==> design.v <==
module conv_1d #(
    parameter DATA_WIDTH  = 8,
    parameter KERNEL_SIZE = 16
) (
    input logic clk,
    input logic arst_n,
    input  logic [DATA_WIDTH-1:0] signal_data,
    input  logic                  signal_vld,
    input  logic                  signal_last,
    output logic                  signal_rdy,
    input  logic [KERNEL_SIZE*DATA_WIDTH-1:0] kernel,
    output logic [DATA_WIDTH*2+$clog2(KERNEL_SIZE)-1:0] result_data,
    output logic                    result_vld,
    output logic                    result_last,
    input  logic                    result_rdy
);
  localparam PRODUCT_WIDTH = (DATA_WIDTH * 2);
  localparam RESULT_WIDTH  = PRODUCT_WIDTH + $clog2(KERNEL_SIZE);
  logic [KERNEL_SIZE-1:0][DATA_WIDTH-1:0] signal_buf;
  logic shift_vld;
  logic shift_last;
  always_ff @(posedge clk or negedge arst_n) begin
    if (!arst_n) begin
      signal_buf <= '0;
      shift_vld <= 1'b0;
      shift_last <= 1'b0;
    end else begin 
      if (signal_vld) begin  
        signal_buf <= {signal_data, signal_buf[KERNEL_SIZE-1:1]}; 
      end
      shift_vld <= signal_vld;
      shift_last <= signal_vld & signal_last;
    end
  end
  logic [KERNEL_SIZE-1:0][PRODUCT_WIDTH-1:0] products;
  always_comb begin
    for (int i = 0; i < KERNEL_SIZE; i++) begin
      products[i] = kernel[i*DATA_WIDTH +: DATA_WIDTH] * signal_buf[i];
    end
  end
  logic [KERNEL_SIZE-1:0][PRODUCT_WIDTH-1:0] products_buf;
  logic products_vld;
  logic products_last;
  always_ff @(posedge clk or negedge arst_n) begin
    if (!arst_n) begin
      products_buf <= '0;
      products_vld <= 1'b0;
      products_last <= 1'b0;
    end else begin
      products_buf <= products;
      products_vld <= shift_vld;
      products_last <= shift_last;
    end
  end
  logic [RESULT_WIDTH-1:0] sum;
  always_comb begin
    sum = 0;
    for (int i = 0; i < KERNEL_SIZE; i++) begin
      sum += products_buf[i];
    end
  end
  logic [RESULT_WIDTH-1:0] sum_buf;
  logic sum_vld;
  logic sum_last;
  always_ff @(posedge clk or negedge arst_n) begin
    if (!arst_n) begin
      sum_buf <= '0;
      sum_vld <= 1'b0;
      sum_last <= 1'b0;
    end else begin
      sum_buf <= sum;
      sum_vld <= products_vld;
      sum_last <= products_last;
    end
  end
  assign result_data = sum_buf;
  assign result_vld  = sum_vld;
  assign result_last = sum_last;
  assign signal_rdy  = 1'b1;
endmodule
==> run.sh <==
#!/bin/bash
# the make line also repeats each setting of config.mk as NAME=value (left out here)
make -C /OpenROAD-flow-scripts/flow DESIGN_CONFIG=/design/flow/config.mk WORK_HOME=/design/flow/orfs CLKGATE_MAP_FILE= finish
==> config.mk <==
export PLATFORM = sky130hd
export DESIGN_NAME = conv_1d
export DESIGN_NICKNAME = conv_1d
export VERILOG_FILES = /design/flow/design.v
export SDC_FILE = /design/flow/constraint.sdc
export NUM_CORES = 4
export LEC_CHECK = 0
export ABC_AREA = 0
export CAP_MARGIN = 20
export CELL_PAD_IN_SITES_GLOBAL_PLACEMENT = 1
export CORE_ASPECT_RATIO = 1.01
export CORE_MARGIN = 10
export CORE_UTILIZATION = 40
export CTS_CLUSTER_DIAMETER = 181
export HOLD_SLACK_MARGIN = -0.03
export MAX_ROUTING_LAYER = met5
export MIN_ROUTING_LAYER = met1
export PLACE_DENSITY = 0.39
export SETUP_SLACK_MARGIN = 0.53
export SLEW_MARGIN = 40
export TNS_END_PERCENT = 40
==> constraint.sdc <==
create_clock -name core_clock -period 6.0 [get_ports {clk}]
set_input_delay 1.2000 -clock core_clock [delete_from_list [all_inputs] [get_ports {clk}]]
set_output_delay 1.2000 -clock core_clock [all_outputs]
set_load 0.01 [all_outputs]
==> results.cfg, run 1 <==
; implementation run metrics
[floorplanning]
rows = 131
dieHeight_microns = 380
io_pins = 164
initial_core_util_pct = 40.4
dieWidth_microns = 376
core_sq_um = 127000
die_area_sq_um = 143000

[sta]
timing.final.crit_share_pct = 90.0
finalSetupTns_ps = 0
rsz0062_at_grt = yes
post-route-min-period_ps = 5400
finClkSkew_ps = 22.0
finalSetupViolations = 0
tightest_slew_ps = 683
finalHoldViolations = 0
fmax_mhz = 185
timing.final.ws_setup_ps = 602
slew_viol_final = 0
relSlewSlack_pct = 54.5

[place]
port_buffers = 161
place_ws_ps = 95.1
post-dp-hpwl_mm = 112
gp_congestion = 0.800
placed_cell_area_sq_um = 55600

[worst_hold_path]
whs_endpoint = sum_last
hold_start = products_last
hold_class = flop to flop
min_path_cells = 0

[synth]
enable_flop_cells = 0
top_cell = inv_1
top_logic_kind = adder cells
netlist_instances = 5167
top_cell_area_share_pct = 31.1
yosysTopAreaCell = fa_1
simple_gate_share_pct = 13.7
yosysWarnings = 1
ys_seq_share_pct = 20.0
synthFlopType = dfrtp_1
syn_nets = 6709
ys_area_sq_um = 51300
common_cells = inv_1 (1131), fa_1 (796), ha_1 (605), and2_1 (556), nand2_1 (548)
fa_ha_area_share_pct = 45.8
ys_types = 65
synth-xor-area-share_pct = 3.01
mux_area_share_pct = 2.97
yosys-stat-cells = 5167
syn_area_sq_um = 51300
area_leaders = fa_1 (31%), dfrtp_1 (20%), ha_1 (15%)
synth.cellmix.compoundShare_pct = 5.30
async_reset_ff_share_pct = 100
synth.avg_cell_area_sq_um = 9.93
ys_ff = 410

[global_route]
grt_pass1_vias = 37100
grt_overflow = 0
grtUsageTotal_pct = 19.4
grt_max_degree = 100
antenna_found_initial = 9
grt_pass1_wl_mm = 218

[flow_run]
warning_count = 31
drv_cap = 0

[critical_path]
max_stage_delay_ps = 550
crit_fanout = 3
crit_path_start = products_buf[98]
start_kind = flop
endpoint_kind = flop
critPathBufInv = 4
crit_slowest_cell = fa_1
critPathCapture = sum_buf[18]
reg2reg_from = products_buf[98]
reg2reg_setup_slack_ps = 600
crit_arrival_ps = 5990
rr_endpoint = sum_buf[18]
rr_worst_depth = 18
cp_top_family = adder cells
cp_cell_sequence = fa_1, inv_2, fa_1, inv_2, fa_1, fa_1, fa_1, inv_1, fa_1, inv_2, ha_4, fa_2, a211oi_4, o21ai_2, a31oi_4, o21ai_2, mux2i_1, xor2_1
worstPathRequired_ps = 6590
critPathKind = flop to flop
cpMostUsedCell = fa_1
worstSetupPathDepth = 18

[finish]
nets = 6940
final_cell_area_sq_um = 57700
area_growth_pct = 12.5

[clock_tree]
clk_latency_ps = 670
cts_buffers = 55
root_buffer = clkbuf_16
cts_tree = built
clk_pin_slew_ps = 60
cts_sinks = 410
htreeDepth = 2
clock_path_buffers = 3

[routing]
drtPass1Iterations = 5
totalWireLength_mm = 134
vias = 34000
wl_per_cell_microns = 18.8
ant_nets = 0
drt_iter0_drc = 1421
viasPerCell = 4.78
drc = 0

[status]
status = complete, no violations
final cells by class:
cell class / count / area (sq um)
clock buffers: 67 / 1520
well taps: 1662 / 2080
repair buffers: 299 / 2720
diodes: 1 / 2.50
clock inverters: 37 / 482
flip-flops and latches: 410 / 10300
fillers: 12400 / 69200
multi-input cells: 3501 / 36400
inverters: 1131 / 4250
metal layers:
metal | track usage (%) | vias to the layer above | share of wire (%)
met5 | 0 | - | 0.0097
met4 | 3.62 | 2 | 1.7
met3 | 2.61 | 94 | 3.5
met2 | 31.0 | 364 | 46
met1 | 28.0 | 17200 | 49
li1 | - | 16300 | -
through the flow:
stage	hold slack [ps]	utilization (%)	cells
global placement	333	43.8	6999
floorplan	331	-	5167
detailed placement	335	43.8	7000
CTS	348	45.4	7105
finish	345	45.5	7108
global route	358	45.5	7107
what timing repair did:
item | CTS | global route
pin swaps | 6 | 15
setup buffers | 1 | 2
hold buffers | 0 | 0
gates resized | 8 | 17
endpoints found under the setup margin | 7 | 10
==> run 2: changes to the inputs <==
Settings changed: ABC_AREA 0 to 1, CELL_PAD_IN_SITES_GLOBAL_PLACEMENT 1 to 2, CORE_ASPECT_RATIO 1.01 to 0.54, CORE_MARGIN 10 to 2, CORE_UTILIZATION 40 to 47, CTS_CLUSTER_DIAMETER 181 to unset, HOLD_SLACK_MARGIN -0.03 to unset, MAX_ROUTING_LAYER met5 to unset, MIN_ROUTING_LAYER met1 to met2, PLACE_DENSITY 0.39 to unset, PLACE_DENSITY_LB_ADDON set to 0.05, SETUP_SLACK_MARGIN 0.53 to 1.29, SLEW_MARGIN 40 to 20, TNS_END_PERCENT 40 to unset.
Clock period 6.0 ns to 10.2 ns, I/O delays scaled along.
==> run 2 against run 1 <==
Largest cell class unchanged. Worst hold slack improved by 6.3 ps. Global-route usage grew 20 points. Register-to-register slack gained 4100 ps. Now fails the layout checks on DRC. Sequential share of layout area rose by 0.052 points. Die area decreased by 18%.
==> results.cfg, run 2 <==
; implementation run metrics
[routing]
ant_nets = 0
totalWireLength_mm = 150
drc = 4
drtPass1Iterations = 50
wl_per_cell_microns = 18.6
drt_iter0_drc = 5363
vias = 54400
viasPerCell = 6.74

[status]
failed_checks = DRC
status = finished with violations

[flow_run]
warning_count = 39
drv_cap = 0

[synth]
synthFlopType = dfrtp_1
mux_area_share_pct = 0
enable_flop_cells = 0
common_cells = inv_1 (1909), nand2_1 (1637), fa_1 (796), ha_1 (605), dfrtp_1 (410)
top_logic_kind = adder cells
top_cell = inv_1
ys_ff = 410
async_reset_ff_share_pct = 100
synth.avg_cell_area_sq_um = 8.13
yosys-stat-cells = 6572
ys_types = 34
syn_nets = 8114
syn_area_sq_um = 53400
yosysTopAreaCell = fa_1
simple_gate_share_pct = 15.1
ys_seq_share_pct = 19.2
synth.cellmix.compoundShare_pct = 3.96
fa_ha_area_share_pct = 44.0
ys_area_sq_um = 53400
yosysWarnings = 1
area_leaders = fa_1 (30%), dfrtp_1 (19%), ha_1 (14%)
top_cell_area_share_pct = 29.8
netlist_instances = 6572
synth-xor-area-share_pct = 2.23

[floorplanning]
rows = 90
core_sq_um = 112000
die_area_sq_um = 117000
io_pins = 164
initial_core_util_pct = 47.6
dieWidth_microns = 463
dieHeight_microns = 252

[sta]
finalHoldViolations = 0
timing.final.crit_share_pct = 59.4
tightest_slew_ps = 956
rsz0062_at_grt = no
finalSetupViolations = 0
fmax_mhz = 165
finalSetupTns_ps = 0
relSlewSlack_pct = 36.3
slew_viol_final = 0
finClkSkew_ps = 19.3
post-route-min-period_ps = 6060

[global_route]
top_usage_layer = met3
grt_max_degree = 145
grtUsageMet2_pct = 35.0
antenna_found_initial = 0
grt_pass1_wl_mm = 239
grt.met3_usage_pct = 68.2
grt_pass1_vias = 65900
grtUsageMet1_pct = 0
grtUsageTotal_pct = 39.8
grt_overflow = 0

[finish]
nFillCells = 11000
post-route-util_pct = 51.3
final-instance-count-excl-fill = 8076
area_growth_pct = 7.70
nets = 8043

[worst_hold_path]
hold_class = flop to flop
whs_endpoint = products_last
hold_start = shift_last
min_path_cells = 0

[clock_tree]
postCtsHoldBufs = 0
clk_latency_ps = 650
cts_buffers = 46
cts_setup_buffers = 0
ctsResizeCount = 0
clock_path_buffers = 3
clk_pin_slew_ps = 80
cts_tree = built
cts_sinks = 410
htreeDepth = 2
root_buffer = clkbuf_16

[critical_path]
worstSetupPathDepth = 18
cpMostUsedCell = nand2_1
critPathKind = input port to flop
cp_cell_sequence = clkdlybuf4s50_1, nand2_1, fa_1, fa_1, inv_1, fa_1, inv_1, fa_1, inv_1, ha_1, a21oi_1, nor2_1, nor2_1, nand2_1, nand2_1, nand2_1, nand2_1, nand2_1
crit_arrival_ps = 6560
rr_endpoint = sum_buf[12]
cp_top_family = adder cells
endpoint_kind = flop
crit_fanout = 8
max_stage_delay_ps = 910
reg2reg_from = products_buf[162]
critPathBufInv = 4
worstPathRequired_ps = 10700
rr_worst_depth = 20
start_kind = input port
crit_slowest_cell = clkdlybuf4s50_1
crit_path_start = kernel[51]
critPathCapture = products_buf[110]
reg2reg_setup_slack_ps = 4700

[place]
port_buffers = 161
dp.cells = 7971
post-dp-hpwl_mm = 121
gp_congestion = 0.932
run 2: cell type report:
class,instances,area [sq um],area share [%]
antenna,22,55.1,0.0957
clock buffer,56,1270,2.21
clock inverter,27,303,0.526
inverter,1909,7170,12.5
multi-input combinational,3968,34900,60.7
sequential,410,10300,17.8
tap,1518,1900,3.30
timing repair buffer,166,1690,2.93
run 2: metal layers:
layer | wire length (microns) | vias up | share of wire (%)
met4 | 4970 | 112 | 3.3
met2 | 63100 | 14000 | 42
met3 | 78900 | 752 | 53
met5 | 3240 | - | 2.2
met1 | 0 | 20900 | 0
li1 | - | 18700 | -
run 2: per-stage QoR:
| step | area (sq um) | hold slack [ps] | setup slack [ps] |
|---|---|---|---|
| 5_1_grt | 57500 | 359 | 4030 |
| 2_1_floorplan | 53400 | 331 | 4690 |
| 3_5_place_dp | 55900 | 337 | 3740 |
| 6_report | 57500 | 351 | 4140 |
| 3_3_place_gp | 55900 | 332 | 3760 |
| 4_1_cts | 57500 | 354 | 4400 |
==> run 3: changes to the inputs <==
Settings changed: CELL_PAD_IN_SITES_DETAIL_PLACEMENT set to 2, CELL_PAD_IN_SITES_GLOBAL_PLACEMENT 2 to unset, CORE_ASPECT_RATIO 0.54 to 0.78, CORE_MARGIN 2 to 10, CORE_UTILIZATION 47 to 39, GPL_TIMING_DRIVEN set to 1, MAX_ROUTING_LAYER set to met4, MIN_ROUTING_LAYER met2 to met1, PLACE_DENSITY set to 0.62, PLACE_DENSITY_LB_ADDON 0.05 to unset, SETUP_SLACK_MARGIN 1.29 to 0.59, TNS_END_PERCENT set to 45.
Clock period 10.2 ns to 3.58 ns, I/O delays scaled along.
==> run 3 against run 2 <==
The run now fails in 4_1_cts. Synthesized cell count did not move. Synthesized area did not move. Die area rose by 31%.
==> results.cfg, run 3 <==
; generated from flow reports
[status]
status = stopped before the end
stop_stage = 4_1_cts
first-error = [ERROR DPL-0033] detailed placement checks failed during check placement.

[floorplanning]
die_area_sq_um = 152000
dieHeight_microns = 347
initial_core_util_pct = 39.4
dieWidth_microns = 439
io_pins = 164
rows = 119
core_sq_um = 135000

[synth]
top_cell_area_share_pct = 29.8
ys_types = 34
ys_ff = 410
fa_ha_area_share_pct = 44.0
simple_gate_share_pct = 15.1
synth-xor-area-share_pct = 2.23
async_reset_ff_share_pct = 100
syn_nets = 8114
yosysTopAreaCell = fa_1
syn_area_sq_um = 53400
synth.avg_cell_area_sq_um = 8.13
ys_area_sq_um = 53400
synth.cellmix.compoundShare_pct = 3.96
mux_area_share_pct = 0
yosysWarnings = 1
top_cell = inv_1
yosys-stat-cells = 6572
synthFlopType = dfrtp_1
common_cells = inv_1 (1909), nand2_1 (1637), fa_1 (796), ha_1 (605), dfrtp_1 (410)
area_leaders = fa_1 (30%), dfrtp_1 (19%), ha_1 (14%)
netlist_instances = 6572
enable_flop_cells = 0
top_logic_kind = adder cells
ys_seq_share_pct = 19.2

[place]
placed_cell_area_sq_um = 64200
post-dp-hpwl_mm = 295
gp_congestion = 0.893
place_ws_ps = -2390
port_buffers = 161
-- run 3: metrics by stage --
step	hold WS [ps]	cells	util (%)
3_5_place_dp	342	9087	47.4
3_3_place_gp	332	9087	47.4
2_1_floorplan	331	6572	-
==> run 4: changes to the inputs <==
Settings changed: CELL_PAD_IN_SITES_DETAIL_PLACEMENT 2 to unset, CELL_PAD_IN_SITES_GLOBAL_PLACEMENT set to 1, CORE_ASPECT_RATIO 0.78 to unset, CORE_MARGIN 10 to 2, CORE_UTILIZATION 39 to 40, GPL_TIMING_DRIVEN 1 to unset, MAX_ROUTING_LAYER met4 to unset, MIN_ROUTING_LAYER met1 to unset, PLACE_DENSITY 0.62 to unset, SETUP_SLACK_MARGIN 0.59 to 0.53, SLEW_MARGIN 20 to 40, TNS_END_PERCENT 45 to 40.
Clock period 3.58 ns to 6.0 ns, I/O delays scaled along.
==> run 4 against run 3 <==
Now clean on timing, DRC and antenna. Die area fell by 10%. Synthesized area stayed put. Synthesized cell count did not move.
==> results.cfg, run 4 <==
; implementation run metrics
[clock_tree]
cts_sinks = 410
clk_pin_slew_ps = 60
cts_buffers = 56
root_buffer = clkbuf_16
htreeDepth = 2
clock_path_buffers = 3
postCtsHoldBufs = 0
clk_latency_ps = 660
cts_tree = built

[global_route]
antenna_found_initial = 4
grt_pass1_wl_mm = 224
grt_pass1_vias = 40700
grt_overflow = 0
grtUsageTotal_pct = 20.9
grt_max_degree = 133

[routing]
drtPass1Iterations = 6
drc = 0
totalWireLength_mm = 135
antenna_cells = 0
wl_per_cell_microns = 16.2
ant_nets = 0
vias = 38300
drt_iter0_drc = 1770
viasPerCell = 4.58

[floorplanning]
initial_core_util_pct = 40.2
dieWidth_microns = 369
die_area_sq_um = 137000
rows = 134
dieHeight_microns = 369
core_sq_um = 133000
io_pins = 164

[synth]
async_reset_ff_share_pct = 100
ys_seq_share_pct = 19.2
top_cell_area_share_pct = 29.8
simple_gate_share_pct = 15.1
synth.cellmix.compoundShare_pct = 3.96
synth-xor-area-share_pct = 2.23
enable_flop_cells = 0
ys_ff = 410
yosysWarnings = 1
mux_area_share_pct = 0
fa_ha_area_share_pct = 44.0
top_cell = inv_1
syn_area_sq_um = 53400
ys_area_sq_um = 53400
synthFlopType = dfrtp_1
netlist_instances = 6572
yosysTopAreaCell = fa_1
ys_types = 34
common_cells = inv_1 (1909), nand2_1 (1637), fa_1 (796), ha_1 (605), dfrtp_1 (410)
syn_nets = 8114
area_leaders = fa_1 (30%), dfrtp_1 (19%), ha_1 (14%)
yosys-stat-cells = 6572
synth.avg_cell_area_sq_um = 8.13
top_logic_kind = adder cells

[critical_path]
worstSetupPathDepth = 20
max_stage_delay_ps = 640
crit_fanout = 4
start_kind = flop
crit_slowest_cell = fa_2
reg2reg_setup_slack_ps = 820
critPathBufInv = 4
rr_endpoint = sum_buf[18]
crit_path_start = products_buf[98]
endpoint_kind = flop
worstPathRequired_ps = 6550
rr_worst_depth = 20
reg2reg_from = products_buf[98]
cp_top_family = adder cells
critPathKind = flop to flop
cpMostUsedCell = nand2_1
critPathCapture = sum_buf[18]
crit_arrival_ps = 5730
cp_cell_sequence = fa_2, inv_1, fa_1, inv_1, fa_1, fa_1, fa_1, inv_1, fa_1, inv_1, ha_2, fa_2, nand3_1, nand2_1, nand2_1, nand2_1, nand2_1, nand2_1, nand2_1, nand2_1

[sta]
rsz0062_at_grt = no
relSlewSlack_pct = 47.2
tightest_slew_ps = 791
finClkSkew_ps = 25.0
slew_viol_final = 0
fmax_mhz = 193
finalSetupViolations = 0
finalHoldViolations = 0
post-route-min-period_ps = 5180
timing.final.crit_share_pct = 86.4
finalSetupTns_ps = 0

[finish]
final-instance-count-excl-fill = 8359
nets = 8086
area_growth_pct = 9.42

[place]
dp.cells = 8253
port_buffers = 161
gp_congestion = 0.838
post-dp-hpwl_mm = 114

[worst_hold_path]
hold_class = flop to flop
hold_start = shift_last
whs_endpoint = products_last
min_path_cells = 0

[status]
status = complete, no violations

[flow_run]
warning_count = 35
drv_cap = 0
-- run 4: through the flow --
stage,setup slack (ps),hold slack [ps],util (%),cell area [sq um]
4_1_cts,590,339,43.9,58400
3_3_place_gp,483,333,42.5,56500
2_1_floorplan,1220,331,-,53400
3_5_place_dp,484,336,42.5,56500
6_report,819,342,44.0,58500
5_1_grt,542,351,44.0,58500
-- run 4: per-layer routing --
layer | wire (microns) | track usage, % | up-vias
met3 | 4310 | 2.37 | 107
met2 | 61900 | 33.6 | 435
met1 | 67100 | 30.8 | 19000
met5 | 0 | 0 | -
li1 | - | - | 18800
met4 | 1740 | 3.05 | 0
-- run 4: final cells by class --
type                    instances  area, sq um
fillers                     13600        74500
multi-input cells            3968        34900
flip-flops and latches        410        10300
inverters                    1909         7170
well taps                    1768         2210
repair buffers                199         1980
clock buffers                  65         1500
clock inverters                40          442
-- run 4: timing repair --
action,4_1_cts,5_1_grt
resized,0,3
setup buffers,0,0
endpoints found under the setup margin,0,7
==> run 5: changes to the inputs <==
Settings changed: CAP_MARGIN 20 to 10, CELL_PAD_IN_SITES_GLOBAL_PLACEMENT 1 to unset, CORE_MARGIN 2 to 7, CORE_UTILIZATION 40 to 27, CTS_CLUSTER_DIAMETER set to 256, CTS_CLUSTER_SIZE set to 13, GPL_ROUTABILITY_DRIVEN set to 0, GPL_TIMING_DRIVEN set to 1, MIN_ROUTING_LAYER set to met1, PLACE_DENSITY_LB_ADDON set to 0.15, SETUP_SLACK_MARGIN 0.53 to unset, SLEW_MARGIN 40 to 20, TNS_END_PERCENT 40 to 15.
Clock period 6.0 ns to 3.45 ns, I/O delays scaled along.
==> run 5 against run 4 <==
Design area rose by 18%. Global-route usage fell by 5.7 points. The layout now fails its checks (setup timing). Routed wire length rose by 17%. Synthesized cell count did not move.
==> results.cfg, run 5 <==
; implementation run metrics
[synth]
ys_types = 34
synth.avg_cell_area_sq_um = 8.13
ys_area_sq_um = 53400
yosysWarnings = 1
enable_flop_cells = 0
top_cell = inv_1
ys_seq_share_pct = 19.2
area_leaders = fa_1 (30%), dfrtp_1 (19%), ha_1 (14%)
top_logic_kind = adder cells
simple_gate_share_pct = 15.1
common_cells = inv_1 (1909), nand2_1 (1637), fa_1 (796), ha_1 (605), dfrtp_1 (410)
synth.cellmix.compoundShare_pct = 3.96
async_reset_ff_share_pct = 100
synthFlopType = dfrtp_1
ys_ff = 410
yosys-stat-cells = 6572
top_cell_area_share_pct = 29.8
syn_nets = 8114
syn_area_sq_um = 53400
synth-xor-area-share_pct = 2.23
yosysTopAreaCell = fa_1
mux_area_share_pct = 0
fa_ha_area_share_pct = 44.0
netlist_instances = 6572

[clock_tree]
cts_sinks = 410
htreeDepth = 2
cts_buffers = 37
postCtsHoldBufs = 0
root_buffer = clkbuf_16
clk_latency_ps = 620
cts_tree = built
clock_path_buffers = 3
clk_pin_slew_ps = 70

[floorplanning]
die_area_sq_um = 211000
io_pins = 164
rows = 163
initial_core_util_pct = 27.1
core_sq_um = 197000
dieWidth_microns = 459
dieHeight_microns = 459

[sta]
timing.final.crit_share_pct = 139
post-route-min-period_ps = 4780
relSlewSlack_pct = 32.8
tightest_slew_ps = 1010
slew_viol_final = 0
finalSetupViolations = 170
finalHoldViolations = 0
timing.final.ws_setup_ps = -1330
finClkSkew_ps = 34.8
holdWs_ps = 174
fmax_mhz = 209
rsz0062_at_grt = yes

[finish]
final_cell_area_sq_um = 69100
area_growth_pct = 29.3
nFillCells = 20800
logic_area_sq_um = 38400
nets = 8961
final-instance-count-excl-fill = 10100
seqCellArea_sq_um = 10300
post-route-util_pct = 35.1

[critical_path]
critPathBufInv = 5
crit_fanout = 5
worstSetupPathDepth = 19
reg2reg_setup_slack_ps = -1330
endpoint_kind = flop
worstPathRequired_ps = 3940
crit_path_start = products_buf[84]
max_stage_delay_ps = 600
crit_arrival_ps = 5270
crit_slowest_cell = fa_1
critPathCapture = sum_buf[11]
cp_top_family = adder cells
rr_worst_depth = 19
start_kind = flop
reg2reg_from = products_buf[84]
cpMostUsedCell = fa_1
cp_cell_sequence = inv_2, fa_1, inv_2, fa_1, fa_1, fa_2, fa_1, inv_1, fa_1, inv_2, ha_4, nand2_4, nand2_2, nand2_2, nand2_2, nand2_2, nand3_4, buf_4, xor2_1
rr_endpoint = sum_buf[11]
critPathKind = flop to flop

[flow_run]
drv_cap = 0
warning_count = 30

[routing]
drt_iter0_drc = 1705
ant_nets = 0
drc = 0
totalWireLength_mm = 159
vias = 41500
drtPass1Iterations = 5
wl_per_cell_microns = 15.8
viasPerCell = 4.13

[status]
failed_checks = setup timing
status = finished with violations

[global_route]
grtUsageTotal_pct = 15.1
grt_overflow = 0
grt_max_degree = 99
grt_pass1_wl_mm = 253
antenna_found_initial = 24
grt_pass1_vias = 44700

[place]
placed_cell_area_sq_um = 64200
place_ws_ps = -1480
post-dp-hpwl_mm = 137
dp.cells = 9946
port_buffers = 161

[worst_hold_path]
hold_class = input port to async pin
## run 5: stage by stage
step	setup TNS (ps)
floorplan	-86380
global placement	-225210
detailed placement	-226050
CTS	-73090
global route	-91040
finish	-65790
## run 5: metal layers
metal,global-route usage [%],up-vias,share of wire (%)
met5,0,-,0.023
met4,2.59,6,1.8
met3,1.81,125,3.2
met2,25.5,479,47
met1,21.3,20400,48
li1,-,20500,-
## run 5: area by class of cell
type,instances,area share [%]
inverters,1909,10.4
clock inverters,2,0.0254
multi-input cells,3968,55.6
diodes,4,0.0145
flip-flops and latches,410,15.0
repair buffers,1093,12.8
well taps,2640,4.78
clock buffers,39,1.41
## run 5: timing repair
action                                  4_1_cts  5_1_grt
pin swaps                                   185      225
resized                                     531      377
setup buffers                                35       49
endpoints found under the setup margin      180      184
==> run 6: changes to the inputs <==
Settings changed: ABC_AREA 1 to unset, CAP_MARGIN 10 to 20, CORE_MARGIN 7 to 2, CORE_UTILIZATION 27 to 40, CTS_CLUSTER_DIAMETER 256 to unset, CTS_CLUSTER_SIZE 13 to unset, GPL_ROUTABILITY_DRIVEN 0 to unset, GPL_TIMING_DRIVEN 1 to unset, MIN_ROUTING_LAYER met1 to unset, PLACE_DENSITY_LB_ADDON 0.15 to unset, SETUP_SLACK_MARGIN set to 1.54, TNS_END_PERCENT 15 to unset.
Clock period 3.45 ns to 5.78 ns, I/O delays scaled along.
==> run 6 against run 5 <==
Now clean on timing, DRC and antenna. Die area shrank 38%. Setup slack gained 1700 ps. First-iteration DRC count shrank 16%. Fmax shrank 11%. Largest cell class unchanged. Highest routed layer unchanged.
==> results.cfg, run 6 <==
; implementation run metrics
[status]
status = complete, no violations

[clock_tree]
htreeDepth = 2
clk_pin_slew_ps = 60
clock_path_buffers = 3
root_buffer = clkbuf_16
cts_tree = built
clk_latency_ps = 660
cts_buffers = 53
postCtsHoldBufs = 0
cts_sinks = 410

[critical_path]
crit_arrival_ps = 5930
start_kind = flop
critPathBufInv = 4
cp_top_family = adder cells
rr_worst_depth = 18
crit_fanout = 3
cpMostUsedCell = fa_1
rr_endpoint = sum_buf[18]
critPathKind = flop to flop
critPathCapture = sum_buf[18]
worstPathRequired_ps = 6320
worstSetupPathDepth = 18
reg2reg_setup_slack_ps = 390
cp_cell_sequence = fa_1, inv_2, fa_1, inv_1, fa_1, fa_1, fa_1, inv_1, fa_1, inv_2, ha_4, fa_2, a211oi_4, o21ai_2, a31oi_4, o21ai_2, mux2i_1, xor2_1
crit_slowest_cell = fa_1
endpoint_kind = flop
crit_path_start = products_buf[130]
reg2reg_from = products_buf[130]
max_stage_delay_ps = 600

[synth]
top_cell = inv_1
yosysTopAreaCell = fa_1
syn_area_sq_um = 51300
synthFlopType = dfrtp_1
netlist_instances = 5167
top_cell_area_share_pct = 31.1
ys_seq_share_pct = 20.0
async_reset_ff_share_pct = 100
synth-xor-area-share_pct = 3.01
yosysWarnings = 1
synth.cellmix.compoundShare_pct = 5.30
yosys-stat-cells = 5167
ys_ff = 410
syn_nets = 6709
mux_area_share_pct = 2.97
fa_ha_area_share_pct = 45.8
ys_area_sq_um = 51300
area_leaders = fa_1 (31%), dfrtp_1 (20%), ha_1 (15%)
top_logic_kind = adder cells
enable_flop_cells = 0
common_cells = inv_1 (1131), fa_1 (796), ha_1 (605), and2_1 (556), nand2_1 (548)
ys_types = 65
synth.avg_cell_area_sq_um = 9.93
simple_gate_share_pct = 13.7

[floorplanning]
initial_core_util_pct = 40.3
rows = 131
die_area_sq_um = 131000
core_sq_um = 127000
dieWidth_microns = 362
io_pins = 164
dieHeight_microns = 362

[global_route]
grt_pass1_vias = 37800
grt.met3_usage_pct = 3.18
grtUsageMet1_pct = 26.8
grt_overflow = 0
grt_pass1_wl_mm = 204
top_usage_layer = met2
antenna_found_initial = 3
grtUsageMet2_pct = 32.6
grt_max_degree = 175
grtUsageTotal_pct = 19.6

[place]
placed_cell_area_sq_um = 56000
post-dp-hpwl_mm = 101
port_buffers = 161
dp.cells = 6943
place_ws_ps = -22.4
gp_congestion = 0.887

[worst_hold_path]
hold_class = flop to flop
min_path_cells = 0
whs_endpoint = sum_last
hold_start = products_last

[routing]
ant_nets = 0
totalWireLength_mm = 124
viasPerCell = 4.91
vias = 35000
drtPass1Iterations = 5
drt_iter0_drc = 1429
wl_per_cell_microns = 17.4
drc = 0

[sta]
holdWs_ps = 345
finalHoldViolations = 0
timing.final.crit_share_pct = 93.3
tightest_slew_ps = 1010
finalSetupViolations = 0
fmax_mhz = 185
slew_viol_final = 0
relSlewSlack_pct = 32.7
post-route-min-period_ps = 5390
rsz0062_at_grt = yes
finClkSkew_ps = 47.4
timing.final.ws_setup_ps = 386

[finish]
area_growth_pct = 18.8
nets = 6979
final_cell_area_sq_um = 60900
final-instance-count-excl-fill = 7142

[flow_run]
warning_count = 34
drv_cap = 0
## run 6: what timing repair did
item | CTS | global route
gates resized | 792 | 577
setup endpoints to repair | 152 | 99
buffers inserted | 50 | 51
pin swaps | 205 | 279
## run 6: metal layers
layer,vias to the layer above,wire [microns],share of wire (%)
met5,-,13,0.010
li1,16400,-,-
met1,18000,55700,45
met3,127,5670,4.6
met4,2,2590,2.1
met2,542,60400,49
## run 6: cell type report
class                   count  area, sq um
repair buffers            340         3260
flip-flops and latches    410        10400
multi-input cells        3501        39200
well taps                1662         2080
inverters                1131         4250
diodes                      1         2.50
fillers                 11800        66400
clock buffers              62         1440
clock inverters            35          382
## run 6: stage by stage
stage                     util, %  setup TNS [ps]
after floorplan                 -               0
after global placement       43.9               0
after detailed placement     43.9           -22.4
after CTS                    46.3               0
after global routing         47.8               0
final                        47.8               0
==> run 7: changes to the inputs <==
Settings changed: ABC_AREA set to 0, CELL_PAD_IN_SITES_GLOBAL_PLACEMENT set to 1, CORE_ASPECT_RATIO set to 1.01, CORE_MARGIN 2 to 10, CTS_CLUSTER_DIAMETER set to 181, HOLD_SLACK_MARGIN set to -0.03, MAX_ROUTING_LAYER set to met4, MIN_ROUTING_LAYER set to met2, PLACE_DENSITY set to 0.39, SETUP_SLACK_MARGIN 1.54 to 0.53, SLEW_MARGIN 20 to 40, TNS_END_PERCENT set to 40.
Clock period 5.78 ns to 6.0 ns, I/O delays scaled along.
==> run 7 against run 6 <==
Die area up 9.0%. Via count up 35%. Register-to-register slack better by 70 ps. Core utilization down 2.4 points. Clock-buffer cell count up 11. Setup slack better by 70 ps. Global-route usage up 12 points. Synthesized area unchanged. Clock skew down 23 ps. Sequential cell count unchanged. Critical path type unchanged. Highest routed layer is now met4.
==> results.cfg, run 7 <==
; implementation run metrics
[status]
status = complete, no violations

[routing]
totalWireLength_mm = 140
met3RoutedLength_mm = 63.4
ant_nets = 0
highest_layer = met4
m1WireLength_microns = 0
viasPerCell = 6.64
drc = 0
vias = 47200
met2_length_mm = 72.0
drtPass1Iterations = 6
drt_iter0_drc = 4000
wl_per_cell_microns = 19.7

[synth]
synth.cellmix.compoundShare_pct = 5.30
ys_ff = 410
ys_seq_share_pct = 20.0
common_cells = inv_1 (1131), fa_1 (796), ha_1 (605), and2_1 (556), nand2_1 (548)
yosysTopAreaCell = fa_1
enable_flop_cells = 0
top_cell = inv_1
synth.avg_cell_area_sq_um = 9.93
netlist_instances = 5167
top_cell_area_share_pct = 31.1
async_reset_ff_share_pct = 100
syn_area_sq_um = 51300
synthFlopType = dfrtp_1
yosysWarnings = 1
synth-xor-area-share_pct = 3.01
simple_gate_share_pct = 13.7
ys_area_sq_um = 51300
mux_area_share_pct = 2.97
area_leaders = fa_1 (31%), dfrtp_1 (20%), ha_1 (15%)
syn_nets = 6709
fa_ha_area_share_pct = 45.8
ys_types = 65
top_logic_kind = adder cells
yosys-stat-cells = 5167

[global_route]
antenna_found_initial = 1
grtUsageTotal_pct = 31.2
grt_max_degree = 100
grt_pass1_wl_mm = 223
grt_pass1_vias = 58500
grt_overflow = 0

[sta]
finClkSkew_ps = 24.7
rsz0062_at_grt = yes
finalSetupTns_ps = 0
fmax_mhz = 180
tightest_slew_ps = 711
timing.final.ws_setup_ps = 457
slew_viol_final = 0
holdWs_ps = 346
relSlewSlack_pct = 52.6
finalSetupViolations = 0
post-route-min-period_ps = 5540
timing.final.crit_share_pct = 92.4
finalHoldViolations = 0

[critical_path]
crit_arrival_ps = 6130
worstPathRequired_ps = 6590
reg2reg_from = products_buf[130]
cp_cell_sequence = fa_1, inv_2, fa_1, inv_2, fa_1, fa_1, fa_1, inv_1, fa_1, inv_1, ha_4, fa_2, a211oi_4, o21ai_2, a31oi_4, o21ai_2, mux2i_1, xor2_1
crit_slowest_cell = fa_1
critPathBufInv = 4
crit_path_start = products_buf[130]
reg2reg_setup_slack_ps = 460
rr_endpoint = sum_buf[18]
cp_top_family = adder cells
worstSetupPathDepth = 18
critPathKind = flop to flop
critPathCapture = sum_buf[18]
crit_fanout = 3
max_stage_delay_ps = 550
start_kind = flop
cpMostUsedCell = fa_1
endpoint_kind = flop
rr_worst_depth = 18

[floorplanning]
io_pins = 164
die_area_sq_um = 143000
initial_core_util_pct = 40.4
dieHeight_microns = 380
core_sq_um = 127000
rows = 131
dieWidth_microns = 376

[clock_tree]
clock_path_buffers = 3
cts_sinks = 410
cts_tree = built
postCtsHoldBufs = 0
cts_buffers = 53
root_buffer = clkbuf_16
htreeDepth = 2
clk_latency_ps = 690
clk_pin_slew_ps = 60

[place]
place_ws_ps = 89.1
gp_congestion = 0.895
post-dp-hpwl_mm = 112
port_buffers = 161

[finish]
nets = 6938
area_growth_pct = 12.3

[worst_hold_path]
hold_class = flop to flop
whs_endpoint = sum_vld
min_path_cells = 0
hold_start = products_vld

[flow_run]
warning_count = 30
drv_cap = 0
## run 7: final cells by class
| type | instances | area (sq um) |
|---|---|---|
| Antenna cell | 12 | 30.0 |
| Clock buffer | 73 | 1520 |
| Clock inverter | 25 | 283 |
| Fill cell | 12500 | 69300 |
| Inverter | 1131 | 4250 |
| Multi-Input combinational cell | 3501 | 36500 |
| Sequential cell | 410 | 10300 |
| Tap cell | 1662 | 2080 |
| Timing Repair Buffer | 299 | 2710 |
## run 7: what timing repair did
action,in CTS,in global routing
pin swaps,6,16
setup buffers,2,0
gates cloned,0,0
endpoints found under the hold margin,0,0
resized,10,35
setup endpoints to repair,9,14
## run 7: through the flow
stage | util (%) | std cells | cell area (sq um)
after floorplan | - | 5167 | 51300
after global placement | 43.8 | 7001 | 55600
after detailed placement | 43.8 | 7001 | 55600
after CTS | 45.3 | 7101 | 57400
after global routing | 45.4 | 7106 | 57600
final | 45.4 | 7113 | 57600
## run 7: per-layer routing
metal	GRT usage, %	up-vias
met1	-	18300
met5	-	-
li1	-	16200
met4	3.15	0
met2	33.4	12200
met3	45.7	455
==> run 8: changes to the inputs <==
Settings changed: ABC_AREA 0 to unset, CELL_PAD_IN_SITES_GLOBAL_PLACEMENT 1 to unset, CORE_ASPECT_RATIO 1.01 to unset, CORE_MARGIN 10 to 2, CORE_UTILIZATION 40 to 70, CTS_CLUSTER_DIAMETER 181 to unset, HOLD_SLACK_MARGIN -0.03 to unset, MAX_ROUTING_LAYER met4 to unset, MIN_ROUTING_LAYER met2 to unset, PLACE_DENSITY 0.39 to unset, SETUP_SLACK_MARGIN 0.53 to -0.02, SLEW_MARGIN 40 to 20, TNS_END_PERCENT 40 to unset.
Clock period 6.0 ns to 5.74 ns, I/O delays scaled along.
==> run 8 against run 7 <==
Critical path depth unchanged. Global-route usage up 1.5 points. Critical path type unchanged. Fmax down 0.85%. Routed wire length down 17%. Core utilization up 32 points. Via count down 26%. Clock-buffer cell count down 6. Still clean. Cell count down 10%.
==> results.cfg, run 8 <==
; implementation run metrics
[synth]
top_cell = inv_1
netlist_instances = 5167
synth.avg_cell_area_sq_um = 9.93
top_logic_kind = adder cells
top_cell_area_share_pct = 31.1
area_leaders = fa_1 (31%), dfrtp_1 (20%), ha_1 (15%)
yosysWarnings = 1
fa_ha_area_share_pct = 45.8
syn_nets = 6709
ys_area_sq_um = 51300
simple_gate_share_pct = 13.7
synthFlopType = dfrtp_1
common_cells = inv_1 (1131), fa_1 (796), ha_1 (605), and2_1 (556), nand2_1 (548)
ys_seq_share_pct = 20.0
async_reset_ff_share_pct = 100
synth-xor-area-share_pct = 3.01
syn_area_sq_um = 51300
ys_types = 65
enable_flop_cells = 0
ys_ff = 410
yosysTopAreaCell = fa_1
mux_area_share_pct = 2.97
yosys-stat-cells = 5167
synth.cellmix.compoundShare_pct = 5.30

[critical_path]
critPathKind = flop to flop
critPathCapture = sum_buf[18]
rr_endpoint = sum_buf[18]
crit_arrival_ps = 6120
reg2reg_from = products_buf[98]
crit_slowest_cell = fa_1
crit_path_start = products_buf[98]
reg2reg_setup_slack_ps = 150
start_kind = flop
worstPathRequired_ps = 6270
critPathBufInv = 4
endpoint_kind = flop
max_stage_delay_ps = 600
worstSetupPathDepth = 18
cp_cell_sequence = fa_1, inv_1, fa_1, inv_1, fa_1, fa_1, fa_1, inv_1, fa_1, inv_1, ha_1, fa_2, a211oi_2, o21ai_1, a31oi_2, o21ai_1, mux2i_1, xor2_1
crit_fanout = 3
cp_top_family = adder cells
rr_worst_depth = 18
cpMostUsedCell = fa_1

[worst_hold_path]
min_path_cells = 0
hold_start = products_last
whs_endpoint = sum_last
hold_class = flop to flop

[floorplanning]
rows = 99
core_sq_um = 72700
initial_core_util_pct = 70.5
dieHeight_microns = 275
die_area_sq_um = 75400
dieWidth_microns = 275
io_pins = 164

[sta]
relSlewSlack_pct = 33.1
holdWs_ps = 338
finalSetupTns_ps = 0
slew_viol_final = 0
fmax_mhz = 179
finalSetupViolations = 0
tightest_slew_ps = 1000
post-route-min-period_ps = 5590
finClkSkew_ps = 14.6
finalHoldViolations = 0
timing.final.crit_share_pct = 97.4

[place]
gp_congestion = 0.912
post-dp-hpwl_mm = 94.8
port_buffers = 161

[global_route]
antenna_found_initial = 6
grtUsageMet1_pct = 44.6
grt_pass1_wl_mm = 192
grtUsageTotal_pct = 32.7
grt_pass1_vias = 37100
grt_max_degree = 170
grt_overflow = 0
grtUsageMet2_pct = 54.0
top_usage_layer = met2
grt.met3_usage_pct = 6.47

[clock_tree]
htreeDepth = 2
clk_latency_ps = 610
cts_tree = built
cts_sinks = 410
postCtsHoldBufs = 0
clock_path_buffers = 3
clk_pin_slew_ps = 70
root_buffer = clkbuf_16
cts_buffers = 51

[routing]
drt_iter0_drc = 2091
vias = 35200
antenna_cells = 0
totalWireLength_mm = 117
drc = 0
wl_per_cell_microns = 18.3
viasPerCell = 5.50
ant_nets = 0
drtPass1Iterations = 7

[status]
status = complete, no violations

[finish]
area_growth_pct = 10.1
nets = 6932

[flow_run]
drv_cap = 0
warning_count = 33
run 8: through the flow:
step / setup slack [ps] / cell area, sq um / util, % / std cells
6_report: 149 / 56500 / 77.7 / 6389
5_1_grt: -16.0 / 56500 / 77.7 / 6389
4_1_cts: 2.79 / 56500 / 77.6 / 6388
3_5_place_dp: -34.5 / 54700 / 75.2 / 6295
3_3_place_gp: -40.5 / 54700 / 75.2 / 6295
2_1_floorplan: 372 / 51300 / - / 5167
run 8: metal layers:
layer | routed length (microns) | share of wire (%) | up-vias
met1 | 49700 | 43 | 17800
met5 | 70 | 0.060 | -
met2 | 56400 | 48 | 857
met3 | 7470 | 6.4 | 171
li1 | - | - | 16300
met4 | 2960 | 2.5 | 12
run 8: cell type report:
type,count,area (sq um)
multi-input combinational,3501,36300
timing repair buffer,295,2660
clock inverter,26,334
tap,959,1200
clock buffer,67,1450
sequential,410,10300
fill,5108,16200
inverter,1131,4250
run 8: timing repair:
item / 4_1_cts / 5_1_grt
buffers inserted: 0 / 1
gates resized: 1 / 3
setup endpoints to repair: 4 / 6
pin swaps: 1 / 4
==> run 9: changes to the inputs <==
Settings changed: ABC_AREA set to 0, CAP_MARGIN 20 to 10, CELL_PAD_IN_SITES_DETAIL_PLACEMENT set to 0, CORE_MARGIN 2 to 10, CORE_UTILIZATION 70 to 31, CTS_CLUSTER_DIAMETER set to 256, CTS_CLUSTER_SIZE set to 13, GPL_ROUTABILITY_DRIVEN set to 0, GPL_TIMING_DRIVEN set to 0, MAX_ROUTING_LAYER set to met4, MIN_ROUTING_LAYER set to met1, PLACE_DENSITY_LB_ADDON set to 0.15, SETUP_SLACK_MARGIN -0.02 to unset, SLEW_MARGIN 20 to 10, TNS_END_PERCENT set to 15.
Clock period 5.74 ns to 3.45 ns, I/O delays scaled along.
==> run 9 against run 8 <==
Sequential share of layout area shrank 1.2 points. Global-route usage shrank 17 points. The layout now fails its checks (setup timing). Die area grew 140%.
==> results.cfg, run 9 <==
; implementation run metrics
[status]
status = finished with violations
failed_checks = setup timing

[flow_run]
warning_count = 30
drv_cap = 0

[sta]
slew_viol_final = 0
tightest_slew_ps = 734
relSlewSlack_pct = 51.1
timing.final.crit_share_pct = 160
timing.final.ws_setup_ps = -2060
post-route-min-period_ps = 5510
finalSetupViolations = 163
finalHoldViolations = 0
rsz0062_at_grt = yes
fmax_mhz = 181
finalSetupTns_ps = -96710
finClkSkew_ps = 26.3

[critical_path]
start_kind = flop
worstSetupPathDepth = 19
cp_top_family = adder cells
reg2reg_from = products_buf[98]
critPathBufInv = 5
rr_endpoint = sum_buf[18]
critPathKind = flop to flop
max_stage_delay_ps = 560
cp_cell_sequence = fa_1, inv_2, fa_2, inv_2, fa_1, fa_1, fa_1, inv_1, fa_1, inv_2, ha_4, fa_2, a211oi_4, o21ai_2, a31oi_4, buf_6, o21ai_4, mux2i_1, xor2_1
endpoint_kind = flop
rr_worst_depth = 19
crit_path_start = products_buf[98]
worstPathRequired_ps = 3970
cpMostUsedCell = fa_1
critPathCapture = sum_buf[18]
crit_fanout = 3
crit_slowest_cell = fa_2
reg2reg_setup_slack_ps = -2060
crit_arrival_ps = 6030

[clock_tree]
cts_tree = built
htreeDepth = 2
root_buffer = clkbuf_16
clk_latency_ps = 610
cts_buffers = 37
clk_pin_slew_ps = 70
clock_path_buffers = 3
cts_sinks = 410

[floorplanning]
io_pins = 164
die_area_sq_um = 182000
initial_core_util_pct = 31.2
rows = 149
dieHeight_microns = 427
dieWidth_microns = 427
core_sq_um = 165000

[synth]
top_logic_kind = adder cells
synth.cellmix.compoundShare_pct = 5.30
common_cells = inv_1 (1131), fa_1 (796), ha_1 (605), and2_1 (556), nand2_1 (548)
fa_ha_area_share_pct = 45.8
top_cell_area_share_pct = 31.1
area_leaders = fa_1 (31%), dfrtp_1 (20%), ha_1 (15%)
mux_area_share_pct = 2.97
ys_seq_share_pct = 20.0
ys_ff = 410
synthFlopType = dfrtp_1
synth.avg_cell_area_sq_um = 9.93
synth-xor-area-share_pct = 3.01
ys_area_sq_um = 51300
simple_gate_share_pct = 13.7
yosys-stat-cells = 5167
top_cell = inv_1
netlist_instances = 5167
enable_flop_cells = 0
async_reset_ff_share_pct = 100
syn_area_sq_um = 51300
yosysWarnings = 1
ys_types = 65
syn_nets = 6709
yosysTopAreaCell = fa_1

[finish]
nets = 7032
final-instance-count-excl-fill = 7691
area_growth_pct = 18.9

[place]
port_buffers = 147
place_ws_ps = -2590
post-dp-hpwl_mm = 111
dp.cells = 7509

[global_route]
grt_pass1_vias = 38000
grt_overflow = 0
grt_max_degree = 99
grt_pass1_wl_mm = 221
antenna_found_initial = 15
grtUsageTotal_pct = 15.9

[worst_hold_path]
min_path_cells = 0
hold_start = products_vld
whs_endpoint = sum_vld
hold_class = flop to flop

[routing]
totalWireLength_mm = 139
ant_nets = 0
drc = 0
vias = 34800
drt_iter0_drc = 1458
viasPerCell = 4.52
drtPass1Iterations = 5
wl_per_cell_microns = 18.0
-- run 9: cell type report --
cell class | count | area (sq um)
Fill cell | 16700 | 104000
Multi-Input combinational cell | 3501 | 39000
Sequential cell | 410 | 10300
Inverter | 1131 | 4250
Timing Repair Buffer | 330 | 2970
Tap cell | 2189 | 2740
Clock buffer | 39 | 976
Buffer | 79 | 677
Antenna cell | 10 | 25.0
Clock inverter | 2 | 17.5
-- run 9: layer usage --
metal,up-vias,track usage (%),routed length [microns],share of wire (%)
met5,-,-,0,0
met4,0,3.59,2970,2.1
met3,104,1.70,3630,2.6
met2,370,25.7,66000,48
met1,17900,21.5,66000,48
li1,16400,-,-,-
-- run 9: stage by stage --
stage               utilization (%)  instance area [sq um]  hold slack (ps)
floorplan                         -                  51700              331
detailed placement             34.0                  56000              337
CTS                            36.1                  59500              353
global route                   37.0                  61000              358
finish                         37.0                  61000              350
global placement               33.9                  55900              333
-- run 9: what timing repair did --
action | 4_1_cts | 5_1_grt
endpoints found under the hold margin | 10 | 0
buffers inserted | 111 | 65
pin swaps | 107 | 138
endpoints found under the setup margin | 182 | 178
gates resized | 592 | 322
hold buffers | 1 | 0
gates cloned | 0 | 1
==> run 10: changes to the inputs <==
Settings changed: ABC_AREA 0 to unset, CAP_MARGIN 10 to 5, CELL_PAD_IN_SITES_DETAIL_PLACEMENT 0 to 2, CELL_PAD_IN_SITES_GLOBAL_PLACEMENT set to 2, CORE_MARGIN 10 to 2, CORE_UTILIZATION 31 to 28, CTS_CLUSTER_DIAMETER 256 to unset, CTS_CLUSTER_SIZE 13 to unset, GPL_ROUTABILITY_DRIVEN 0 to unset, GPL_TIMING_DRIVEN 0 to unset, MAX_ROUTING_LAYER met4 to unset, PLACE_DENSITY_LB_ADDON 0.15 to 0.03, SETUP_SLACK_MARGIN set to -0.13, TNS_END_PERCENT 15 to unset.
Clock period 3.45 ns to 6.0 ns, I/O delays scaled along.
==> run 10 against run 9 <==
The run now finishes clean. Synthesized cell count unchanged. Routed wire length increased by 16%. Critical path depth decreased by 1. Critical endpoint unchanged.
==> results.cfg, run 10 <==
; implementation run metrics
[status]
status = complete, no violations

[critical_path]
endpoint_kind = flop
worstSetupPathDepth = 18
reg2reg_setup_slack_ps = 180
crit_path_start = products_buf[98]
cp_top_family = adder cells
max_stage_delay_ps = 590
rr_endpoint = sum_buf[18]
worstPathRequired_ps = 6630
critPathKind = flop to flop
start_kind = flop
critPathBufInv = 4
crit_slowest_cell = fa_1
cpMostUsedCell = fa_1
crit_fanout = 3
rr_worst_depth = 18
crit_arrival_ps = 6450
critPathCapture = sum_buf[18]
reg2reg_from = products_buf[98]
cp_cell_sequence = fa_1, inv_1, fa_1, inv_1, fa_1, fa_1, fa_1, inv_1, fa_1, inv_1, ha_1, fa_2, a211oi_2, o21ai_0, a31oi_2, o21ai_1, mux2i_1, xor2_1

[routing]
viasPerCell = 4.46
drtPass1Iterations = 5
wl_per_cell_microns = 20.4
drt_iter0_drc = 1178
ant_nets = 0
vias = 35200
drc = 0
totalWireLength_mm = 161

[synth]
top_logic_kind = adder cells
synth.avg_cell_area_sq_um = 9.93
enable_flop_cells = 0
ys_area_sq_um = 51300
top_cell = inv_1
yosysTopAreaCell = fa_1
area_leaders = fa_1 (31%), dfrtp_1 (20%), ha_1 (15%)
ys_ff = 410
top_cell_area_share_pct = 31.1
synthFlopType = dfrtp_1
mux_area_share_pct = 2.97
ys_seq_share_pct = 20.0
syn_nets = 6709
common_cells = inv_1 (1131), fa_1 (796), ha_1 (605), and2_1 (556), nand2_1 (548)
async_reset_ff_share_pct = 100
syn_area_sq_um = 51300
synth-xor-area-share_pct = 3.01
yosys-stat-cells = 5167
netlist_instances = 5167
yosysWarnings = 1
fa_ha_area_share_pct = 45.8
synth.cellmix.compoundShare_pct = 5.30
ys_types = 65
simple_gate_share_pct = 13.7

[place]
place_ws_ps = -42.8
placed_cell_area_sq_um = 56800
post-dp-hpwl_mm = 136
port_buffers = 161
gp_congestion = 0.776
dp.cells = 7768

[clock_tree]
clk_latency_ps = 710
cts_tree = built
ctsResizeCount = 0
postCtsHoldBufs = 0
cts_buffers = 59
cts_setup_buffers = 0
root_buffer = clkbuf_16
cts_sinks = 410
clk_pin_slew_ps = 60
clock_path_buffers = 3
htreeDepth = 2

[global_route]
grt_pass1_vias = 41400
grt_max_degree = 110
grt_overflow = 0
antenna_found_initial = 15
grtUsageTotal_pct = 18.0
grt_pass1_wl_mm = 256

[finish]
final-instance-count-excl-fill = 7884
area_growth_pct = 14.9
final_cell_area_sq_um = 58900
nets = 6986
nFillCells = 19900

[floorplanning]
core_sq_um = 182000
dieWidth_microns = 432
io_pins = 164
die_area_sq_um = 187000
dieHeight_microns = 432
initial_core_util_pct = 28.1
rows = 157

[sta]
timing.final.ws_setup_ps = 184
finClkSkew_ps = 26.7
timing.final.crit_share_pct = 96.9
slew_viol_final = 0
finalHoldViolations = 0
tightest_slew_ps = 800
finalSetupTns_ps = 0
finalSetupViolations = 0
relSlewSlack_pct = 46.7
post-route-min-period_ps = 5820
fmax_mhz = 172
holdWs_ps = 344

[worst_hold_path]
whs_endpoint = products_last
hold_start = shift_last
hold_class = flop to flop
min_path_cells = 0

[flow_run]
drv_cap = 0
warning_count = 33
==> run 10: final cells by class <==
class	count	area (sq um)	share of cell area [%]
tap	2385	2980	5.06
inverter	1131	4250	7.20
clock buffer	76	1650	2.80
multi-input combinational	3501	36300	61.6
sequential	410	10300	17.4
timing repair buffer	341	3020	5.12
clock inverter	36	459	0.779
antenna	4	10.0	0.0170
==> run 10: stage by stage <==
stage | util [%]
floorplan | -
global placement | 31.1
detailed placement | 31.1
CTS | 32.3
global route | 32.3
finish | 32.3
==> run 10: routing by layer <==
layer	part of all wire [%]	track usage (%)
met5	0.020	0
met4	1.9	3.45
met3	2.3	2.13
met2	48	30.2
met1	48	25.0
==> run 11: changes to the inputs <==
Settings changed: CAP_MARGIN 5 to 20, CELL_PAD_IN_SITES_DETAIL_PLACEMENT 2 to unset, CELL_PAD_IN_SITES_GLOBAL_PLACEMENT 2 to unset, CORE_UTILIZATION 28 to 70, MIN_ROUTING_LAYER met1 to unset, PLACE_DENSITY_LB_ADDON 0.03 to unset, SETUP_SLACK_MARGIN -0.13 to 0.81, SLEW_MARGIN 10 to 20.
==> run 11 against run 10 <==
First-iteration DRC count rose by 82%. Sequential cell count did not move. Die area fell by 60%. Clock-buffer cell count fell by 14. Via count rose by 0.41%. Register-to-register slack improved by 370 ps. Sequential share of layout area rose by 0.77 points. Setup slack improved by 370 ps. Cell count fell by 20%. Largest cell class unchanged.
==> results.cfg, run 11 <==
; implementation run metrics
[status]
status = complete, no violations

[sta]
relSlewSlack_pct = 37.9
slew_viol_final = 0
rsz0062_at_grt = yes
post-route-min-period_ps = 5450
tightest_slew_ps = 931
finalSetupViolations = 0
fmax_mhz = 184
finalSetupTns_ps = 0
timing.final.crit_share_pct = 90.8
finalHoldViolations = 0
finClkSkew_ps = 29.0

[floorplanning]
initial_core_util_pct = 70.5
dieHeight_microns = 275
core_sq_um = 72700
die_area_sq_um = 75400
io_pins = 164
rows = 99
dieWidth_microns = 275

[routing]
vias = 35300
ant_nets = 0
drt_iter0_drc = 2149
drc = 0
viasPerCell = 5.58
drtPass1Iterations = 6
totalWireLength_mm = 116
wl_per_cell_microns = 18.4

[clock_tree]
clock_path_buffers = 3
postCtsHoldBufs = 0
root_buffer = clkbuf_16
cts_sinks = 410
cts_tree = built
clk_latency_ps = 620
clk_pin_slew_ps = 60
cts_buffers = 49
htreeDepth = 2

[critical_path]
cpMostUsedCell = fa_1
reg2reg_setup_slack_ps = 550
reg2reg_from = products_buf[97]
start_kind = flop
crit_path_start = products_buf[97]
critPathKind = flop to flop
worstPathRequired_ps = 6540
crit_fanout = 4
cp_top_family = adder cells
max_stage_delay_ps = 550
rr_worst_depth = 19
endpoint_kind = flop
critPathCapture = sum_buf[16]
worstSetupPathDepth = 19
rr_endpoint = sum_buf[16]
crit_arrival_ps = 5990
cp_cell_sequence = fa_1, inv_1, fa_1, fa_1, inv_1, fa_1, fa_1, inv_1, fa_1, inv_2, ha_4, fa_2, a211oi_4, o21ai_2, a31oi_2, buf_6, o221ai_1, a21oi_1, xnor2_1
crit_slowest_cell = fa_1
critPathBufInv = 5

[global_route]
antenna_found_initial = 3
grt_overflow = 0
grt_pass1_wl_mm = 192
grt_pass1_vias = 36800
grt_max_degree = 176
grtUsageTotal_pct = 32.5

[place]
post-dp-hpwl_mm = 93.5
gp_congestion = 0.970
port_buffers = 161

[synth]
ys_area_sq_um = 51300
area_leaders = fa_1 (31%), dfrtp_1 (20%), ha_1 (15%)
top_cell_area_share_pct = 31.1
ys_seq_share_pct = 20.0
synthFlopType = dfrtp_1
synth.cellmix.compoundShare_pct = 5.30
fa_ha_area_share_pct = 45.8
synth-xor-area-share_pct = 3.01
top_logic_kind = adder cells
simple_gate_share_pct = 13.7
enable_flop_cells = 0
common_cells = inv_1 (1131), fa_1 (796), ha_1 (605), and2_1 (556), nand2_1 (548)
yosys-stat-cells = 5167
ys_ff = 410
yosysTopAreaCell = fa_1
syn_area_sq_um = 51300
top_cell = inv_1
yosysWarnings = 1
ys_types = 65
netlist_instances = 5167
async_reset_ff_share_pct = 100
syn_nets = 6709
mux_area_share_pct = 2.97
synth.avg_cell_area_sq_um = 9.93

[finish]
post-route-util_pct = 77.6
area_growth_pct = 10.1
nets = 6878

[worst_hold_path]
whs_endpoint = sum_last
hold_class = flop to flop
hold_start = products_last
min_path_cells = 0

[flow_run]
warning_count = 37
drv_cap = 0
-- run 11: cell type report --
class                      instances  area (sq um)
sequential                       410         10300
antenna                            2          5.00
fill                            5042         16300
tap                              959          1200
multi-input combinational       3501         36600
clock inverter                    30           414
clock buffer                      62          1380
inverter                        1131          4250
timing repair buffer             243          2390
-- run 11: what timing repair did --
action | in CTS | in global routing
gates resized | 19 | 86
endpoints found under the setup margin | 11 | 47
buffers inserted | 3 | 10
endpoints found under the hold margin | 0 | 0
pin swaps | 12 | 26
-- run 11: layer usage --
metal | global-route usage, % | vias up | wire (microns)
met5 | 0 | - | 0
met4 | 8.64 | 0 | 3430
met3 | 4.16 | 194 | 6620
met2 | 53.7 | 947 | 56300
met1 | 45.9 | 18000 | 50000
li1 | - | 16200 | -
-- run 11: through the flow --
| step | instances | area [sq um] | hold slack (ps) | worst slack [ps] |
|---|---|---|---|---|
| after global routing | 6336 | 56400 | 347 | 379 |
| after CTS | 6325 | 56000 | 347 | 595 |
| final | 6338 | 56500 | 346 | 552 |
| after detailed placement | 6230 | 54200 | 336 | 227 |
| after global placement | 6230 | 54200 | 331 | 271 |
| after floorplan | 5167 | 51300 | 331 | 821 |
